==> inputs of run a <==
==> flow/design.v <==
module uart_rx#(
	parameter CLK_FRE 	= 50,
	parameter UART_RATE = 115200
	) (
	input 				clk,    
	input 				rst_n,
	output 	 			recv_en,	
	output reg 	[ 7:0] 	recv_data,	
	input 				rx_pin 
);
parameter  RATE_CNT = (CLK_FRE * 1000_000 / UART_RATE) - 1;
reg [10:0] clk_cnt;
localparam WAIT = 2'd0, START = 2'd1, RECV = 2'd2, STOP = 2'd3;
reg [1:0] state;
assign recv_en = clk_cnt == RATE_CNT * 3 / 2;
reg [ 7:0] recv_data_r;
reg [ 2:0] recv_cnt;
always@(posedge clk)
	if(!rst_n)begin
		state 		<= WAIT;
		clk_cnt 	<= 0;
		recv_data 	<= 0;
	end
	else
	case(state)
		WAIT:
			if(!rx_pin)begin 
				recv_cnt <= 'd0;
				state <= START;
			end
		START:begin 
			if(clk_cnt == RATE_CNT / 2)begin 
				clk_cnt <= 0;
				state <= RECV;
			end
			else
				clk_cnt <= clk_cnt + 1;
		end
		RECV:begin 
			if(clk_cnt == RATE_CNT)begin 
				clk_cnt <= 0;
				recv_data_r[recv_cnt] <= rx_pin;
				recv_cnt <= recv_cnt + 1;
				state <= (recv_cnt == 7 )?STOP : RECV ;
			end
			else
				clk_cnt <= clk_cnt + 1;
		end
		STOP:begin 
			recv_data <= recv_data_r;
			if(clk_cnt == RATE_CNT * 3 / 2)begin 
				clk_cnt <= 0;
				state <= WAIT;
			end
			else 
				clk_cnt <= clk_cnt + 1;
		end
	endcase
endmodule
module uart_tx#(
	parameter CLK_FRE 	= 50,
	parameter UART_RATE = 115200
	) (
	input 				clk,    
	input 				rst_n,
	input 				send_en ,	
	output 	 			send_busy ,	
	input 		[ 7:0] 	send_data ,	
	output reg 			tx_pin
);
parameter  RATE_CNT = (CLK_FRE * 1000_000 / UART_RATE) - 1;
reg [10:0] clk_cnt;
localparam WAIT = 2'd0, START = 2'd1, SEND = 2'd2, STOP = 2'd3;
reg [1:0] state;
assign send_busy = state != WAIT;
reg [ 7:0] send_data_r;
reg [ 2:0] send_cnt;
always@(posedge clk)
	if(!rst_n)begin
		state 	<= WAIT;
		clk_cnt <= 0;
		tx_pin 	<= 1;
	end
	else
	case(state)
		WAIT:
			if(send_en)begin 
				send_data_r <= send_data;
				send_cnt <= 'd0;
				state <= START;
			end
		START:begin 
			tx_pin <= 0;
			if(clk_cnt == RATE_CNT)begin 
				clk_cnt <= 0;
				state <= SEND;
			end
			else
				clk_cnt <= clk_cnt + 1;
		end
		SEND:begin 
			tx_pin <= send_data_r[send_cnt];
			if(clk_cnt == RATE_CNT)begin 
				clk_cnt <= 0;
				send_cnt <= send_cnt + 1;
				state <= (send_cnt == 7 )?STOP : SEND ;
			end
			else
				clk_cnt <= clk_cnt + 1;
		end
		STOP:begin 
			tx_pin <= 1;
			if(clk_cnt == RATE_CNT)begin 
				clk_cnt <= 0;
				state <= WAIT;
			end
			else
				clk_cnt <= clk_cnt + 1;
		end
	endcase
endmodule
module uart_top (
	input 		clk,    
	input 		rst_n,
	input 		uart_rx,
	output		uart_tx
);
parameter CLK_FRE 		= 50;
parameter UART_RATE 	= 115200;
localparam SEND = 2'd0, WAIT = 2'd1;
reg [1:0] state;
reg  [31:0] wait_cnt;
reg  [ 7:0] send_cnt;
reg  [ 7:0] send_data;
reg  	    send_en;
wire [ 7:0] recv_data;
wire 		recv_en;
wire 		send_busy;
parameter 	ENG_NUM  = 9; 
parameter 	CHE_NUM  = 2; 
parameter 	DATA_NUM = CHE_NUM * 3 + ENG_NUM;  
wire [ DATA_NUM * 8 - 1:0] char_data = {8'hE4,8'hBD,8'hA0,8'hE5,8'hA5,8'hBD,"  World","\r\n"};
wire [ 7:0] char_byte = (send_cnt < DATA_NUM) ? char_data[ (DATA_NUM - 1 - send_cnt) * 8 +: 8] : 8'h00;
always@(posedge clk)
	if(!rst_n)begin
		state 		<= SEND;
		wait_cnt 	<= 0;
		send_cnt 	<= 0;
		send_en 	<= 'b0;
	end
	else
	case(state)
		SEND:begin  
			if(send_cnt == DATA_NUM + 1)begin 
				send_en 	<= 'b0;
				send_cnt 	<=  0;
				state 		<= WAIT;
			end
			else if(!send_busy)begin
				send_en 	<= 'b1;
				send_data 	<= char_byte;
				send_cnt 	<= send_cnt + 1;
			end
		end
		WAIT: 
			if(wait_cnt == CLK_FRE * 1000_000)begin 
				wait_cnt <= 0;
				state <= SEND;
			end
			else begin
				send_en <= recv_en;
				send_data <= recv_data;
				wait_cnt <= wait_cnt + 1;
			end
	endcase
uart_tx #(
	.CLK_FRE 	(CLK_FRE 	),
	.UART_RATE 	(UART_RATE 	)
	)uart_tx_m0(
	.clk 		(clk 		),
	.rst_n 		(rst_n 		),
	.send_en 	(send_en 	),
	.send_busy 	(send_busy 	),
	.send_data 	(send_data 	),
	.tx_pin 	(uart_tx 	)
	);
uart_rx #(
	.CLK_FRE 	(CLK_FRE 	),
	.UART_RATE 	(UART_RATE 	)
	)uart_rx_m0(
	.clk 		(clk 		),
	.rst_n 		(rst_n 		),
	.recv_en 	(recv_en 	),
	.recv_data 	(recv_data 	),
	.rx_pin 	(uart_rx 	)
	);
endmodule
==> flow/run.sh <==
#!/bin/bash
# the make line also repeats each setting of config.mk as NAME=value (left out here)
make -C /OpenROAD-flow-scripts/flow DESIGN_CONFIG=/design/flow/config.mk WORK_HOME=/design/flow/orfs CLKGATE_MAP_FILE= finish
==> flow/config.mk <==
export PLATFORM = sky130hd
export DESIGN_NAME = uart_top
export DESIGN_NICKNAME = uart_top
export VERILOG_FILES = /design/flow/design.v
export SDC_FILE = /design/flow/constraint.sdc
export NUM_CORES = 4
export LEC_CHECK = 0
export CAP_MARGIN = 40
export CORE_ASPECT_RATIO = 0.69
export CORE_MARGIN = 2
export CORE_UTILIZATION = 72
export CTS_CLUSTER_DIAMETER = 400
export CTS_CLUSTER_SIZE = 10
export HOLD_SLACK_MARGIN = 0.29
export PLACE_DENSITY_LB_ADDON = 0.12
export SETUP_SLACK_MARGIN = 0.92
export SLEW_MARGIN = 20
==> flow/constraint.sdc <==
create_clock -name core_clock -period 3.12 [get_ports {clk}]
set_input_delay 0.6240 -clock core_clock [delete_from_list [all_inputs] [get_ports {clk}]]
set_output_delay 0.6240 -clock core_clock [all_outputs]
set_load 0.01 [all_outputs]
==> run b: changes against run a <==
--- a/flow/config.mk
+++ b/flow/config.mk
@@ -5,13 +5,12 @@
 export SDC_FILE = /design/flow/constraint.sdc
 export NUM_CORES = 4
 export LEC_CHECK = 0
-export CAP_MARGIN = 40
+export CAP_MARGIN = 20
 export CORE_ASPECT_RATIO = 0.69
 export CORE_MARGIN = 2
 export CORE_UTILIZATION = 72
 export CTS_CLUSTER_DIAMETER = 400
 export CTS_CLUSTER_SIZE = 10
-export HOLD_SLACK_MARGIN = 0.29
 export PLACE_DENSITY_LB_ADDON = 0.12
 export SETUP_SLACK_MARGIN = 0.92
 export SLEW_MARGIN = 20
==> qor summary <==
| quantity | run a | run b |
|---|---|---|
| Status | no timing/DRC/antenna violations | no timing/DRC/antenna violations |
| Port Buf Inserts | 3 | 3 |
| Reg-to-reg setup timing slack | 990 ps | 990 ps |
| Share of synthesized cell area in and-or and or-and compound cells | 8.57% | 8.57% |
| Stage-log warning count | 40 | 40 |
| Core Region | 7380 µm² | 7380 µm² |
| Worst Path Buf+Inv | 0 | 0 |
| Final sequential cell count | 110 | 110 |
| Sequential-to-total area share from yosys stat | 45.6% | 45.6% |
| Nets in the synthesized netlist | 619 | 619 |
| Post-Route Setup TNS | 0 ps | 0 ps |
| Proportion of total power due to net switching | 30.0% | 30.0% |
| Count of boundary I/O pins | 4 | 4 |

* * *

==> try-zinc: inputs <==
Starts from the design.v that is shown in full above.
Settings: LEC_CHECK=0, ABC_AREA=1, CAP_MARGIN=20, CORE_MARGIN=2, CORE_UTILIZATION=66, CTS_CLUSTER_SIZE=48, MIN_ROUTING_LAYER=met1, PLACE_DENSITY_LB_ADDON=0.11, SETUP_SLACK_MARGIN=0.34, SLEW_MARGIN=20; clock period 3.2 ns.
run.sh (not shown) runs the stock make flow with config.mk's settings and CLKGATE_MAP_FILE=.
==> inputs of try-cedar, as changes to try-zinc <==
Settings changed: CAP_MARGIN 20 to 0, CORE_UTILIZATION 66 to 72, CTS_CLUSTER_DIAMETER set to 171, CTS_CLUSTER_SIZE 48 to 16, MIN_ROUTING_LAYER met1 to not set, PLACE_DENSITY set to 0.4, PLACE_DENSITY_LB_ADDON 0.11 to not set, SETUP_SLACK_MARGIN 0.34 to not set.
==> flow/constraint.sdc (replaced) <==
create_clock -name core_clock -period 10.3 [get_ports {clk}]
set_input_delay 2.0600 -clock core_clock [delete_from_list [all_inputs] [get_ports {clk}]]
set_output_delay 2.0600 -clock core_clock [all_outputs]
set_load 0.01 [all_outputs]
==> reports/qor.txt <==
Crit path depth: 3
Status: complete, no violations
Grt met2 use: 0.425
Routed wire length: 12000 um
Comb/total area: 0.482
-- figures above: try-zinc

==> reports/qor.txt <==
Status: complete, no violations
Comb/total area: 0.484
PD cells: 172 mW/mm^2
Routed wire length: 12100 um
Crit path depth: 5
Grt met2 use: 0.476
-- figures above: try-cedar


* * *

==> build 97: inputs <==
Starts from the design.v that is shown in full above.
Settings: LEC_CHECK=0, CAP_MARGIN=20, CELL_PAD_IN_SITES_DETAIL_PLACEMENT=0, CORE_ASPECT_RATIO=1.34, CORE_MARGIN=2, CORE_UTILIZATION=72, CTS_CLUSTER_DIAMETER=320, CTS_CLUSTER_SIZE=15, PLACE_DENSITY_LB_ADDON=0.16, SETUP_SLACK_MARGIN=0.78, SLEW_MARGIN=40, TNS_END_PERCENT=80; clock period 3.12 ns.
==> build 8: changes against build 97 <==
==> flow/config.mk (replaced) <==
export PLATFORM = sky130hd
export DESIGN_NAME = uart_top
export DESIGN_NICKNAME = uart_top
export VERILOG_FILES = /design/flow/design.v
export SDC_FILE = /design/flow/constraint.sdc
export NUM_CORES = 4
export LEC_CHECK = 0
export CAP_MARGIN = 20
export CORE_ASPECT_RATIO = 0.7
export CORE_MARGIN = 2
export CORE_UTILIZATION = 72
export CTS_CLUSTER_DIAMETER = 374
export CTS_CLUSTER_SIZE = 10
export MAX_ROUTING_LAYER = met4
export SETUP_SLACK_MARGIN = 0.92
export SLEW_MARGIN = 20
==> qor summary <==
                                                               build 97         build 8
Power drawn by the sequential cells                             1.78 mW         1.79 mW
Power dissipated in combinational cells                        0.647 mW        0.696 mW
Number of vias after detailed routing                              4159            4220
Worst IR drop on VDD                                           0.370 mV        0.363 mV
RD Place Congestion                                               0.962           0.863
Combinational fraction of design power                            0.197           0.215
Met1 Track Usage GR                                               0.305           0.402
Layout non-clock buf frac                                        0.0130          0.0201
Period Utilization, post-route                                    0.727           0.690
Max-slew headroom                                                 0.524           0.526
Share of the core filled with cells in the final layout           0.788           0.795
Run status                                               finished clean  finished clean
Drt wl/cell                                                14.4 microns    15.8 microns

* * *

==> job 4649 <==
Starts from the design.v that is shown in full above.
export LEC_CHECK = 0
export CAP_MARGIN = 20
export CELL_PAD_IN_SITES_GLOBAL_PLACEMENT = 0
export CORE_MARGIN = 2
export CORE_UTILIZATION = 37
export CTS_CLUSTER_DIAMETER = 168
export CTS_CLUSTER_SIZE = 16
export PLACE_DENSITY = 0.49
export SLEW_MARGIN = 20
export TNS_END_PERCENT = 100
create_clock -name core_clock -period 20.0 [get_ports {clk}]
==> job 1173: changes against job 4649 <==
- CELL_PAD_IN_SITES_GLOBAL_PLACEMENT: 0 -> default
- CORE_UTILIZATION: 37 -> 68
- CTS_CLUSTER_DIAMETER: 168 -> 267
- CTS_CLUSTER_SIZE: 16 -> 15
- PLACE_DENSITY: 0.49 -> default
- TNS_END_PERCENT: 100 -> default
==> flow/constraint.sdc (replaced) <==
create_clock -name core_clock -period 15.2 [get_ports {clk}]
set_input_delay 3.0400 -clock core_clock [delete_from_list [all_inputs] [get_ports {clk}]]
set_output_delay 3.0400 -clock core_clock [all_outputs]
set_load 0.01 [all_outputs]
==> job 5976: changes against job 4649 <==
- CELL_PAD_IN_SITES_GLOBAL_PLACEMENT: 0 -> default
- CORE_UTILIZATION: 37 -> 43
- CTS_CLUSTER_DIAMETER: 168 -> 323
- CTS_CLUSTER_SIZE: 16 -> 98
- PLACE_DENSITY: 0.49 -> 0.44
- TNS_END_PERCENT: 100 -> 20
==> results.sh <==
# flow metrics
export IMPL_status="complete, no violations"
export IMPL_final_core_util_pct=74.21
export IMPL_finalCritPeriodShare_pct=29.75
export IMPL_total_leakage_power_nw=2.046
That was job 1173.
==> results.sh <==
# flow metrics
export IMPL_final_core_util_pct=47.48
export IMPL_finalCritPeriodShare_pct=27.56
export IMPL_status="complete, no violations"
export IMPL_total_leakage_power_nw=2.094
export IMPL_die_h_um=117.0
export IMPL_synth_top_cell_area_share_pct=29.18
That was job 5976.
==> results.sh <==
# flow metrics
export IMPL_status="complete, no violations"
export IMPL_setup_viol=0
export IMPL_final_core_util_pct=40.91
export IMPL_finalCritPeriodShare_pct=28.53
export IMPL_total_leakage_power_nw=2.090
That was job 4649.

* * *

==> job 9862: inputs <==
// uart_top: RTL as listed in full above, without the edits since
export LEC_CHECK = 0
export CAP_MARGIN = 20
export CORE_ASPECT_RATIO = 0.91
export CORE_MARGIN = 2
export CORE_UTILIZATION = 72
export CTS_CLUSTER_DIAMETER = 28
export CTS_CLUSTER_SIZE = 14
export PLACE_DENSITY_LB_ADDON = 0.15
export SETUP_SLACK_MARGIN = 0.93
export SLEW_MARGIN = 20
create_clock -name core_clock -period 3.12 [get_ports {clk}]
==> job 6848: changes against job 9862 <==
CAP_MARGIN = 5   (was 20)
CTS_CLUSTER_DIAMETER = 104   (was 28)
SETUP_SLACK_MARGIN = 0.92   (was 0.93)
==> comparison table <==
Logic share of the area: job 9862 0.483; job 6848 0.484
Post-Layout Inst Area: job 9862 0.00589 mm2; job 6848 0.00586 mm2
Layout Cells excl Fill: job 9862 697; job 6848 694
Run status: job 9862 no timing/DRC/antenna violations; job 6848 no timing/DRC/antenna violations
Final worst setup slack: job 9862 0.998 ns; job 6848 1.01 ns
Total internal power: job 9862 2.42 mW; job 6848 2.42 mW
Reg power frac: job 9862 0.528; job 6848 0.529
Core Util, Final: job 9862 0.792; job 6848 0.788
Number of violations reported at the end of detailed-routing iteration 0: job 9862 312; job 6848 347
Cell Pwr Density: job 9862 575 mW/mm2; job 6848 577 mW/mm2
F_max: job 9862 471 MHz; job 6848 473 MHz
Lkg Pwr: job 9862 2.11 nW; job 6848 2.10 nW
Hold slack final: job 9862 0.433 ns; job 6848 0.431 ns
Reg area: job 9862 0.00251 mm2; job 6848 0.00251 mm2
Number of vias after detailed routing: job 9862 4258; job 6848 4245
Clock buffer and inverter area fraction after layout: job 9862 0.0351; job 6848 0.0352
Mean routed wirelength per cell: job 9862 15.4 um; job 6848 15.2 um
Net count, final: job 9862 621; job 6848 618
Worst-margin pin slew: job 9862 0.715 ns; job 6848 0.766 ns

* * *

==> willow: inputs <==
// uart_top: RTL as listed in full above, without the edits since
make LEC_CHECK=0 ABC_AREA=1 CAP_MARGIN=20 CELL_PAD_IN_SITES_DETAIL_PLACEMENT=1 CELL_PAD_IN_SITES_GLOBAL_PLACEMENT=3 CORE_ASPECT_RATIO=0.55 CORE_MARGIN=5 CORE_UTILIZATION=40 CTS_CLUSTER_DIAMETER=73 CTS_CLUSTER_SIZE=26 GPL_ROUTABILITY_DRIVEN=1 HOLD_SLACK_MARGIN=0.04 SLEW_MARGIN=35 TNS_END_PERCENT=20 finish   # period 20.0 ns
==> lagoon: changes against willow <==
- CELL_PAD_IN_SITES_GLOBAL_PLACEMENT: 3 -> not set
- CORE_ASPECT_RATIO: 0.55 -> 0.66
- CORE_MARGIN: 5 -> 2
- CTS_CLUSTER_DIAMETER: 73 -> 272
- CTS_CLUSTER_SIZE: 26 -> not set
- GPL_ROUTABILITY_DRIVEN: 1 -> not set
- GPL_TIMING_DRIVEN: not set -> 0
- HOLD_SLACK_MARGIN: 0.04 -> not set
- MAX_ROUTING_LAYER: not set -> met4
- SLEW_MARGIN: 35 -> 0
- TNS_END_PERCENT: 20 -> 40
==> flow/constraint.sdc (replaced) <==
create_clock -name core_clock -period 7.64 [get_ports {clk}]
set_input_delay 1.5280 -clock core_clock [delete_from_list [all_inputs] [get_ports {clk}]]
set_output_delay 1.5280 -clock core_clock [all_outputs]
set_load 0.01 [all_outputs]
==> yarrow: changes against willow <==
- ABC_AREA: 1 -> not set
- CELL_PAD_IN_SITES_DETAIL_PLACEMENT: 1 -> not set
- CELL_PAD_IN_SITES_GLOBAL_PLACEMENT: 3 -> not set
- CORE_ASPECT_RATIO: 0.55 -> not set
- CORE_MARGIN: 5 -> 2
- CORE_UTILIZATION: 40 -> 43
- CTS_CLUSTER_DIAMETER: 73 -> 168
- CTS_CLUSTER_SIZE: 26 -> 98
- GPL_ROUTABILITY_DRIVEN: 1 -> not set
- HOLD_SLACK_MARGIN: 0.04 -> not set
- PLACE_DENSITY: not set -> 0.49
- SLEW_MARGIN: 35 -> 20
- TNS_END_PERCENT: 20 -> 100
==> comparison table <==
| quantity | willow | yarrow | lagoon |
|---|---|---|---|
| Outcome | no timing/DRC/antenna violations | no timing/DRC/antenna violations | no timing/DRC/antenna violations |
| First-pass GRT wire length | 28100 um | 18100 um | 24800 um |
| Highest ir drop seen on vdd | 0.0380 mV | 0.0355 mV | 0.124 mV |
| Vias in the first global route | 5121 | 3788 | 5005 |
| Met2 routed wirelength | 5960 um | 4960 um | 5900 um |
| Met3 layer usage reported by global route | 0.0420 | 0.0453 | 0.0363 |
| Top Usage Layer GRT | met1 | met2 | met1 |
| Endpoint with the worst hold slack | uart_tx_m0.send_data_r[1]$_DFFE_PP_ | uart_tx_m0.send_data_r[0]$_DFFE_PP_ | uart_tx_m0.send_data_r[3]$_DFFE_PP_ |
| Combinational fraction of the cell area | 0.468 | 0.472 | 0.463 |
| Relative slew slack | 0.509 | 0.409 | 0.572 |
| Power spent charging and discharging nets | 0.219 mW | 0.150 mW | 0.534 mW |
| Sequential fraction of the synthesis area | 0.419 | 0.456 | 0.419 |
| Critical path fanouts, max | 27 | 39 | 10 |
| Capturing element of the worst setup path | uart_rx_m0.recv_data_r[2]$_DFFE_PP_ | send_data[6]$_DFFE_PP_ | send_data[2]$_DFFE_PP_ |
| Finished Core Util | 0.442 | 0.475 | 0.447 |
| Bufs w/o clock | 5 | 6 | 16 |
| Placeable core region | 0.0148 sq mm | 0.0125 sq mm | 0.0147 sq mm |
| HP Start | send_data[1]$_DFFE_PP_ | send_data[0]$_DFFE_PP_ | send_data[3]$_DFFE_PP_ |
| Met2 routing resource usage after global routing | 0.262 | 0.274 | 0.290 |
| Beginning of the worst register-to-register path | uart_rx_m0.recv_cnt[0]$_SDFFCE_PN0P_ | state[1]$_DFF_P_ | send_cnt[0]$_SDFFE_PN0P_ |
| Cell count in the Yosys report | 774 | 594 | 774 |
| Post-synthesis cell area | 0.00597 sq mm | 0.00549 sq mm | 0.00597 sq mm |
| Placement-stage worst setup slack | 13.80 ns | 13.91 ns | 3.74 ns |
| Transition time of the tightest slew-check pin | 0.732 ns | 0.880 ns | 0.638 ns |
| Power Sequential | 0.287 mW | 0.277 mW | 0.731 mW |
| Total via count after detailed routing | 5136 | 4024 | 5038 |
Power and IR drop assume default switching activity.
